run A:
Design smul_q31, start of the top module:
module smul_q31 (
    input  logic        clk,
    input  logic        reset,
    input  logic        go,
    input  logic [31:0] left,
    input  logic [31:0] right,
    output logic [31:0] out,
    output logic        done
);
Size in the first run: ~4,000 cells after synthesis, ~100 I/O pins.
make LEC_CHECK=0 CAP_MARGIN=20 CORE_MARGIN=6 CORE_UTILIZATION=49 CTS_CLUSTER_DIAMETER=241 CTS_CLUSTER_SIZE=98 MAX_ROUTING_LAYER=met4 PLACE_DENSITY=0.43 SLEW_MARGIN=20 finish   # period 10.2 ns
run.sh (not shown) runs the stock make flow with config.mk's settings and CLKGATE_MAP_FILE=.
The following lists how run B was set up differently from run A:
- CORE_MARGIN: 6 -> 2
- PLACE_DENSITY: 0.43 -> unset
- MAX_ROUTING_LAYER: met4 -> unset
- SETUP_SLACK_MARGIN: unset -> 2.5
- CORE_UTILIZATION: 49 -> 9
- CTS_CLUSTER_DIAMETER: 241 -> unset
- CTS_CLUSTER_SIZE: 98 -> unset
- the clock period (ns, I/O delays scaled along): 10.2 -> 10.9
Notes after the runs:
Run B vs run A, endpoint of the most critical setup path: mul.out_tmp[62] vs mul.out_tmp[60]. The higher period utilization came out of run A. Compared with run A, run B is more frugal on power. Relative to run A, worst hold margin has gone up in run B. Run B vs run A — design area rose 15%. Met1 demand-to-capacity share in global routing delta for run B relative to run A: 25 points lower. What run B reported for final cell count has to be multiplied by 0.52 to get the figure for run A.
For run C, these inputs were changed with respect to run B:
- changing SETUP_SLACK_MARGIN from 2.5 to 1.57
- setting PLACE_DENSITY_LB_ADDON to 0.0 for the first time
- changing CORE_UTILIZATION from 9 to 70
- changing the clock period (ns, I/O delays scaled along) from 10.9 to 8.17
Results
- Overall fraction of global-route tracks in use in run C is 36 points above run B.
- There was hardly any difference in proportion of cell area spent on the clock network between run C and run B.
- Run C: PASS, flow complete, no timing, DRC or antenna violations
- Run B reached the end of the flow, and the finished layout is clean on the timing, design-rule and antenna checks.
- Taking run C over run B, the total power after layout ratio works out to 1.6.
- Run C vs run B — mean number of vias per cell rose about 120%.
- On worst slew margin relative to its limit, run B beats run C.
- Run B → run C: total routed wirelength level, cell area now sits lower, core occupancy in the finished layout saw an increase.
Edits applied to the flow inputs when going from run C to run D:
- PLACE_DENSITY_LB_ADDON no longer set, was 0.0
- CORE_UTILIZATION now 45, was 70
- SETUP_SLACK_MARGIN now 2.5, was 1.57
- the clock period (ns, I/O delays scaled along) now 8.0, was 8.17
Results
- The faster design of the two is run D; run C tops out lower.
- On global router's overall resource usage: between run D and run C, it ends up higher for run C.
- Worst clock skew: lower on run D
- Measured against each other, run D and run C differ in worst-case register-to-register setup slack, the higher figure coming from run C.
- Clock network power share: run D and run C compared, higher one is run D
- Top layer used by detailed routing: met4 -> run C, met5 -> run D
- Run D: met2 routing resource usage after global routing is 25 points lower than what run C reported.
- Going from run C to run D, relative slew slack went up by 21 points, post-route cell area level.
- Run D vs run C: total die area up
--- input diff run D..run E ---
- a change of CORE_MARGIN from 2 to 9
- an added CELL_PAD_IN_SITES_GLOBAL_PLACEMENT of 0
- an added GPL_ROUTABILITY_DRIVEN of 0
- an added CTS_CLUSTER_SIZE of 89
- an added PLACE_DENSITY_LB_ADDON of 0.05
- a change of SLEW_MARGIN from 20 to 40
- a change of CAP_MARGIN from 20 to 25
--- outcome ---
- Run E against run D: maximum frequency moved up, routed length per instance shows an increase of 2.6%, number of cells after detailed placement closely matched the old numbers, core utilization increased by 0.32 points relative to the old numbers.
- For run E, the highest routed metal layer was met4, unlike run D, where it was met5.
- No stage failed in run E, and the final checks on the layout all came back clean.

========
smul_q31 again, from the RTL that the note above started with.
Settings: LEC_CHECK=0, CAP_MARGIN=15, CORE_ASPECT_RATIO=0.72, CORE_MARGIN=2, CORE_UTILIZATION=72, CTS_CLUSTER_DIAMETER=343, CTS_CLUSTER_SIZE=58, PLACE_DENSITY_LB_ADDON=0.0, SETUP_SLACK_MARGIN=1.32, SLEW_MARGIN=20, TNS_END_PERCENT=45; clock period 7.44 ns.
The first run produced a layout that fails on negative setup slack.
Next try:
- CAP_MARGIN: 15 -> 20
- CORE_ASPECT_RATIO: 0.72 -> default
- CTS_CLUSTER_DIAMETER: 343 -> default
- CTS_CLUSTER_SIZE: 58 -> 99
- PLACE_DENSITY_LB_ADDON: 0.0 -> default
- SETUP_SLACK_MARGIN: 1.32 -> default
- TNS_END_PERCENT: 45 -> default
- clock period: 7.44 -> 12.4 ns (I/O delays scaled with it)
Effect:
- The new run finished clean
- sequential cell count stays the same
- maximum frequency fell by about a fifth
- power fell by well over a third
- sequential share of layout area rose by 0.33 points
- wire length fell by about a fifth
- sequential power fell by well over a third
- final cell count fell by a few percent
- non-clock buffer count fell by 332
Next try:
- CORE_UTILIZATION: 72 -> 64
- CTS_CLUSTER_SIZE: 99 -> default
Result: The new run finished with timing, DRC and antenna clean; critical path depth is lower by 1; setup slack gains 0.017 ns; power hardly moves; worst hold slack barely changes.
Next try:
- ABC_AREA: default -> 1
- CORE_ASPECT_RATIO: default -> 0.7
- TNS_END_PERCENT: default -> 10
After rerunning: Core utilization is about the same; non-clock buffer count rises by 3; critical path depth rises by 7; power rises by 3.4%; cell count rises by 28%; count of clock-buffer cells in the layout is unchanged; setup slack improves by 0.66 ns; sequential power falls by about 3%; via count rises by 20%.
Next try:
- ABC_AREA: 1 -> default
- CORE_ASPECT_RATIO: 0.7 -> default
- CORE_UTILIZATION: 64 -> 65
- CTS_CLUSTER_SIZE: default -> 66
- MAX_ROUTING_LAYER: default -> met4
- TNS_END_PERCENT: 10 -> default
- clock period: 12.4 -> 6.5 ns (I/O delays scaled with it)
The new run produced a layout that fails on negative setup slack.
Combinational power rose by about 140%.
Clock skew barely changes.
Total power came out higher by 130%.
Hold slack improved by 0.024 ns.
Utilization grows by 11 points.
Cell count drops by about 14%.
Sequential power went up by about 90%.
No activity file was given, so power comes from the tool's default toggle rates.
